## alu16bit
module alu16bit (
  input clk,                 
  input reset,               
  input [2:0] operation,     
  input [15:0] operand_A,
  input [15:0] operand_B,
  output reg [31:0] result, 
  output reg carry_flag,
  output reg zero_flag
);
For scale: roughly 2,100 cells after synthesis, about 34 flip-flops, ~71 I/O pins.
clock: 7.2 ns
lec_check: 0
abc_area: 1
cap_margin: 15
core_aspect_ratio: 0.5
core_margin: 2
core_utilization: 40
cts_cluster_diameter: 210
cts_cluster_size: 99
gpl_routability_driven: 0
place_density_lb_addon: 0.06
setup_slack_margin: -0.32
slew_margin: 20
tns_end_percent: 10
run.sh (not shown) runs the stock make flow with config.mk's settings and CLKGATE_MAP_FILE=.
Change:
- ABC_AREA: 1 -> default
- CAP_MARGIN: 15 -> 20
- CORE_ASPECT_RATIO: 0.5 -> default
- CORE_UTILIZATION: 40 -> 67
- CTS_CLUSTER_DIAMETER: 210 -> 358
- CTS_CLUSTER_SIZE: 99 -> default
- GPL_ROUTABILITY_DRIVEN: 0 -> default
- MAX_ROUTING_LAYER: default -> met4
- PLACE_DENSITY_LB_ADDON: 0.06 -> default
- SETUP_SLACK_MARGIN: -0.32 -> default
- TNS_END_PERCENT: 10 -> 5
- The new run died in global routing (5_1_grt), error GRT-0116
- die size shrinks by 45%
- area after synthesis shrinks by 9.0%
- synthesized cell count shrinks by 24%

Setup of job 6139:
Starting RTL as in the previous note.
export LEC_CHECK = 0
export CAP_MARGIN = 20
export CORE_MARGIN = 2
export CORE_UTILIZATION = 68
export CTS_CLUSTER_DIAMETER = 42
export CTS_CLUSTER_SIZE = 21
export HOLD_SLACK_MARGIN = -0.09
export SETUP_SLACK_MARGIN = -0.49
export SLEW_MARGIN = 20
create_clock -name core_clock -period 6.98 [get_ports {clk}]
Final checks on job 6139, whose flow otherwise completed, came back failing, citing setup timing.
#### Input delta (job 6504 over job 6139)
Settings: CTS_CLUSTER_SIZE: 21 -> unset; CTS_CLUSTER_DIAMETER: 42 -> unset; SETUP_SLACK_MARGIN: -0.49 -> unset; CORE_UTILIZATION: 68 -> 59; HOLD_SLACK_MARGIN: -0.09 -> unset; the clock period (ns, I/O delays scaled along): 6.98 -> 5.07.
[summary]
- Job 6504 got as far as global routing, where a tool error ended the run.
- Count of instances resized after the clock tree is built | job 6504 above job 6139
- On die area, the lower figure sits with job 6139, not job 6504.
- Row count went up by a little under 10% going from job 6139 to job 6504.
- Job 6504 vs job 6139 — routability-driven placement congestion ratio dropped 0.055.
- Floorplan die height | job 6504 above job 6139
Here is what was changed in the inputs of job 9860 compared with job 6504.
Settings: ABC_AREA newly set to 1; CORE_UTILIZATION changed from 59 to 61; CTS_CLUSTER_SIZE newly set to 100; the clock period (ns, I/O delays scaled along) changed from 5.07 to 7.11.
==> comparison <==
Job 9860 | stages: all done | timing, DRC, antenna: all pass. Higher number of instances in the synthesized netlist among job 6504 and job 9860: job 9860. Per the comparison of job 9860 with job 6504, cell count after placement higher; synthesized area picked up an extra 9.9%.
Setup changes, job 9860 to job 4536
Settings: CTS_CLUSTER_SIZE changed from 100 to 57; MAX_ROUTING_LAYER newly set to met4; CORE_UTILIZATION changed from 61 to 65; ABC_AREA removed (was 1); the clock period (ns, I/O delays scaled along) changed from 7.11 to 7.2.
Findings:
- Job 4536 terminated abnormally: global routing reported GRT-0116.
- Going from job 9860 to job 4536, sequential cell area fraction in the yosys report grows by 0.49 points.
- Compared to job 9860, job 4536 has chip area from the yosys synthesis statistics about 9% lower.
- On core outline area, job 4536 does better than job 9860.
- As far as number of buffers on the longest clock path goes, job 9860 and job 4536 are indistinguishable; the numbers are identical.
Edits applied to the flow inputs when going from job 4536 to job 9112:
Settings: a change of CORE_UTILIZATION from 65 to 40; a deleted CTS_CLUSTER_SIZE that had been 57; a deleted MAX_ROUTING_LAYER that had been met4.
### Flow results
- Job 9112 completed every stage of the flow, and the final layout passed the timing, design-rule and antenna checks.
- Count of mapped cells out of synthesis essentially unchanged between job 9112 and job 4536.
- Fraction of the core area occupied by cells at floorplan sits lower in job 9112 than in job 4536.
- In terms of mux share of post-synthesis cell area, job 4536 and job 9112 differ only marginally.
- Re post-synthesis area per instance: no difference whatsoever between job 9112 and job 4536.
- Taking job 4536 as the reference, in job 9112 overall die height increased 27%, number of setup buffers added after CTS decreased about 40%.
- Summary — pre-CTS setup slack, job 9112 relative to job 4536: higher, by 0.084 ns.
### job 9112 -> job 9956
Settings: setting PLACE_DENSITY to 0.66 for the first time; changing CORE_UTILIZATION from 40 to 69; setting CTS_CLUSTER_DIAMETER to 358 for the first time; setting TNS_END_PERCENT to 5 for the first time.
Notes after the runs:
Comparing job 9112 and job 9956, the lower routability-driven placement congestion ratio was measured on job 9112.
Measured against job 9956, the post-cts repair resize count of job 9112 comes out at 0.50 times the reference value.
Job 9956 and job 9112 ended up with roughly the same synthesis area per yosys.
Diff job 9956..job 9112 | synthesized area per cell | unchanged
Compared with job 9112, post-CTS repair timing setup buffer count in job 9956 increased by more than 100%.
Job 9956 failed in global routing with GRT-0116.

Starting RTL as in the previous note.
clock: 7.2 ns
lec_check: 0
cap_margin: 20
core_margin: 2
core_utilization: 66
cts_cluster_diameter: 57
max_routing_layer: met4
slew_margin: 20
tns_end_percent: 5
The starting point completed, yet does not pass: negative setup slack.
Change:
CORE_MARGIN = 3   (was 2)
CORE_UTILIZATION = 40   (was 66)
CTS_CLUSTER_DIAMETER = unset   (was 57)
GPL_ROUTABILITY_DRIVEN = 0   (was unset)
MAX_ROUTING_LAYER = unset   (was met4)
TNS_END_PERCENT = unset   (was 5)
After rerunning: With this change the flow finished with timing, DRC and antenna clean. Wire length shrinks by 25%. Final cell count rises by 8.1%. Critical path depth went down by 3. Count of clock-buffer cells in the layout drops by 2. First-iteration DRC count went down by 48%. Setup slack improved by 1500 ps. Worst hold slack got worse by 190 ps. Via count shrinks by 15%. Area after synthesis stays the same.

== garnet ==
Starting RTL as in the previous note.
make LEC_CHECK=0 CAP_MARGIN=20 CORE_MARGIN=2 CORE_UTILIZATION=66 CTS_CLUSTER_SIZE=56 HOLD_SLACK_MARGIN=-0.09 SETUP_SLACK_MARGIN=-0.49 SLEW_MARGIN=20 finish   # period 6.98 ns
Every stage of garnet finished as expected; the final checks, on the other hand, flagged setup timing, which means the layout fails.
> inputs changed (garnet -> juniper)
diff --git a/flow/config.mk b/flow/config.mk
--- a/flow/config.mk
+++ b/flow/config.mk
@@ -10,2 +10 @@
-export CORE_UTILIZATION = 66
-export CTS_CLUSTER_SIZE = 56
+export CORE_UTILIZATION = 65
@@ -13 +11,0 @@
-export SETUP_SLACK_MARGIN = -0.49
@@ -14,0 +13 @@
+export TNS_END_PERCENT = 100
==> flow/constraint.sdc <==
create_clock -name core_clock -period 7.2 [get_ports {clk}]
set_input_delay 1.4400 -clock core_clock [delete_from_list [all_inputs] [get_ports {clk}]]
set_output_delay 1.4400 -clock core_clock [all_outputs]
set_load 0.01 [all_outputs]
Results
- For juniper, the flow was terminated by a tool error in 5_1_grt and produced no final design.
- Going from garnet to juniper, total CTS buffers neither gained nor lost much, sequential area share after synthesis shows no meaningful change, average size of a mapped cell about even.
- juniper -> garnet: synthesized instance count delta 0, exact match
- Cmp garnet and juniper / floorplan core area / lower: garnet
- | synthesized area | juniper vs garnet | ≈ equal |
- NOTE: core utilization at floorplan in juniper falls short of that of garnet
- Diff garnet -> juniper: post-place setup slack has increased, number of standard cells reported by yosys shows no meaningful change.
Here is what was changed in the inputs of raven compared with juniper.
diff --git a/flow/config.mk b/flow/config.mk
--- a/flow/config.mk
+++ b/flow/config.mk
@@ -10,2 +10,3 @@
-export CORE_UTILIZATION = 65
-export HOLD_SLACK_MARGIN = -0.09
+export CORE_UTILIZATION = 53
+export PLACE_DENSITY = 0.8
+export SETUP_SLACK_MARGIN = -0.22
@@ -13 +13,0 @@
-export TNS_END_PERCENT = 100
==> results <==
- The flow for raven finished, though final verification flagged setup timing.
- As far as number of nets produced by synthesis goes, juniper and raven are indistinguishable; the numbers are identical.
- Going from juniper to raven, placer congestion estimate decreased about 4%; number of CTS-inserted buffers essentially unchanged.
- When the final numbers for juniper and raven were put side by side, the HPWL reported at the end of detailed placement turned out to be greater in raven.
The following lists how tundra was set up differently from raven:
diff --git a/flow/config.mk b/flow/config.mk
--- a/flow/config.mk
+++ b/flow/config.mk
@@ -10,3 +10 @@
-export CORE_UTILIZATION = 53
-export PLACE_DENSITY = 0.8
-export SETUP_SLACK_MARGIN = -0.22
+export CORE_UTILIZATION = 58
@@ -13,0 +12 @@
+export TNS_END_PERCENT = 5
## What came out
- Compared tundra vs raven, and worst-case hold slack is down in tundra.
- Core utilization was lower in the run labelled raven.
- Looking only at first-pass GRT wire length, and setting everything else aside, the lower value of tundra and raven goes to raven.
- Re multi-input gate count: no difference whatsoever between raven and tundra.
- The flow for tundra finished, though final verification flagged setup timing.
- When tundra is set beside raven, its routed via count turns out to be 1.3% larger.
- Relative to raven, the total global routing track utilization of tundra is higher by 4.0 points.
